== rev 12 ==
==> flow/design.v (excerpt) <==
module breakout(
    input logic clk,
    input logic right,
    input logic left,
    input logic reset,
    output logic [2:0] red,
    output logic [2:0] green,
    output logic [2:0] blue,
    output logic hsync,
    output logic vsync
    );
logic [9:0] xpos;
logic [9:0] ypos;
vga signal_generator_inst(clk, reset, hsync, vsync, xpos, ypos);
game game_inst(clk, xpos, ypos, right, left, reset, red, green, blue);                                                                  
endmodule
For scale: ~1200 cells after synthesis, roughly 160 flip-flops, roughly 15 I/O pins, about 0.010 mm^2 of cells after synthesis.
clock: 4.44 ns
lec_check: 0
cap_margin: 20
core_margin: 2
core_utilization: 71
cts_cluster_diameter: 70
hold_slack_margin: -0.09
min_routing_layer: met1
place_density_lb_addon: 0.27
slew_margin: 20
tns_end_percent: 35
run.sh (not shown) runs the stock make flow with config.mk's settings and CLKGATE_MAP_FILE=.
Complete run, failing final checks: rev 12, reason negative setup slack.
diff inputs: rev 12 => rev 13
- CTS_CLUSTER_DIAMETER removed (was 70)
- CORE_UTILIZATION changed from 71 to 47
- PLACE_DENSITY_LB_ADDON removed (was 0.27)
- TNS_END_PERCENT removed (was 35)
- MIN_ROUTING_LAYER removed (was met1)
- HOLD_SLACK_MARGIN removed (was -0.09)
- the clock period (ns, I/O delays scaled along) changed from 4.44 to 6.49
==> results <==
- Rev 13 | stages: all done | timing, DRC, antenna: all pass
- | power drawn by the sequential cells | rev 13 vs rev 12 | about 30% lower |
- Taking rev 12 as the reference, in rev 13 die area grew by 0.0074 mm^2, worst hold path stage count held steady, detailed-route via count shrank by about 8%, clock power shrank by about 28%, yosys-reported design area after synthesis held steady.
- Higher count of buffer and inverter cells on the critical path was reported by rev 12, not rev 13.
- Diff rev 12 -> rev 13: count of clock-net buffers in the final layout lost 1, post-layout net count down 59, global-route usage fell by 13 points, area fraction in full adders, half adders and majority gates flat.

---

## job 4621
Starting RTL as in the previous note.
Settings: LEC_CHECK=0, ABC_AREA=1, CAP_MARGIN=0, CELL_PAD_IN_SITES_DETAIL_PLACEMENT=0, CELL_PAD_IN_SITES_GLOBAL_PLACEMENT=2, CORE_ASPECT_RATIO=0.89, CORE_MARGIN=10, CORE_UTILIZATION=46, CTS_CLUSTER_DIAMETER=52, GPL_ROUTABILITY_DRIVEN=0, HOLD_SLACK_MARGIN=0.11, MIN_ROUTING_LAYER=met1, PLACE_DENSITY_LB_ADDON=0.07, SETUP_SLACK_MARGIN=1.56, SLEW_MARGIN=5, TNS_END_PERCENT=35; clock period 9.0 ns.
diff inputs: job 4621 => job 5031
- HOLD_SLACK_MARGIN no longer set, was 0.11
- MIN_ROUTING_LAYER no longer set, was met1
- CELL_PAD_IN_SITES_GLOBAL_PLACEMENT no longer set, was 2
- CELL_PAD_IN_SITES_DETAIL_PLACEMENT no longer set, was 0
- CORE_ASPECT_RATIO no longer set, was 0.89
- CTS_CLUSTER_SIZE now 15, previously not set
- CTS_CLUSTER_DIAMETER now 343, was 52
- SLEW_MARGIN now 30, was 5
- SETUP_SLACK_MARGIN no longer set, was 1.56
- CORE_UTILIZATION now 72, was 46
- GPL_ROUTABILITY_DRIVEN no longer set, was 0
- TNS_END_PERCENT no longer set, was 35
- CORE_MARGIN now 2, was 10
- the clock period (ns, I/O delays scaled along) now 3.6, was 9.0
--- outcome ---
- The flow for job 5031 finished, though final verification flagged negative setup slack.
- Measured against job 5031, the worst voltage drop across the vdd grid of job 4621 comes out at 0.28 times the reference value.
- Between job 4621 and job 5031, the worst clock skew figures differ only marginally.
- Job 5031 vs. job 4621: share of total power in combinational logic saw an increase; headroom to the max-slew limit increased 32 points; via count grew by 20%; number of core rows went down; critical path depth rose by 5.0%.
- | final-stage net count | job 5031 vs job 4621 | about 8% higher |
- Maximum number of pins on one net before global-route repair sits lower in job 5031 than in job 4621.

---

Starting RTL as in the previous note.
Settings: LEC_CHECK=0, CAP_MARGIN=20, CELL_PAD_IN_SITES_GLOBAL_PLACEMENT=2, CORE_ASPECT_RATIO=1.41, CORE_MARGIN=8, CORE_UTILIZATION=27, CTS_CLUSTER_DIAMETER=23, GPL_ROUTABILITY_DRIVEN=0, GPL_TIMING_DRIVEN=1, MAX_ROUTING_LAYER=met4, PLACE_DENSITY_LB_ADDON=0.08, SETUP_SLACK_MARGIN=1.02, SLEW_MARGIN=20; clock period 6.56 ns.
Change:
CELL_PAD_IN_SITES_GLOBAL_PLACEMENT = unset   (was 2)
CORE_ASPECT_RATIO = unset   (was 1.41)
CORE_MARGIN = 2   (was 8)
CORE_UTILIZATION = 40   (was 27)
CTS_CLUSTER_DIAMETER = unset   (was 23)
GPL_ROUTABILITY_DRIVEN = unset   (was 0)
GPL_TIMING_DRIVEN = unset   (was 1)
MAX_ROUTING_LAYER = unset   (was met4)
PLACE_DENSITY_LB_ADDON = unset   (was 0.08)
SETUP_SLACK_MARGIN = unset   (was 1.02)
clock period = 6.49 ns   (was 6.56 ns; I/O delays follow)
- The new run completed without violations
- via count grows by about 2%
- setup slack gets worse by 710 ps
- clock power rises by about 4%
- routed wire length falls by 21%
- power climbs by about 2.2%
- sequential share of layout area is higher by 0.53 points
- register-to-register slack gets better by 100 ps
- sequential cell count stays the same
- area after synthesis is unchanged
Change:
HOLD_SLACK_MARGIN = -0.05   (was unset)
SLEW_MARGIN = 35   (was 20)
clock period = 4.52 ns   (was 6.49 ns; I/O delays follow)
The new run finished with negative setup slack left. Final area increases by 5.6%. Via count climbs by 3.0%. Synthesized area does not change. Die size does not change. Non-clock buffer count rose by 68.
Change:
ABC_AREA = 1   (was unset)
CORE_UTILIZATION = 67   (was 40)
HOLD_SLACK_MARGIN = unset   (was -0.05)
SLEW_MARGIN = 20   (was 35)
clock period = 5.17 ns   (was 4.52 ns; I/O delays follow)
After rerunning:
- With this change the flow produced a clean layout
- first-iteration DRC count rose by 56%
- core utilization rose by 27 points
- sequential share of layout area fell by 1.1 points
- register-to-register slack gains 420 ps
- power fell by about 17%
- clock skew stays flat
- sequential power fell by about 10%
- hold slack loses 7.7 ps
- clock-buffer cell count rose by 1
- final cell count rose by 23%
- area after synthesis rose by about 11%
Power and IR drop assume default switching activity.
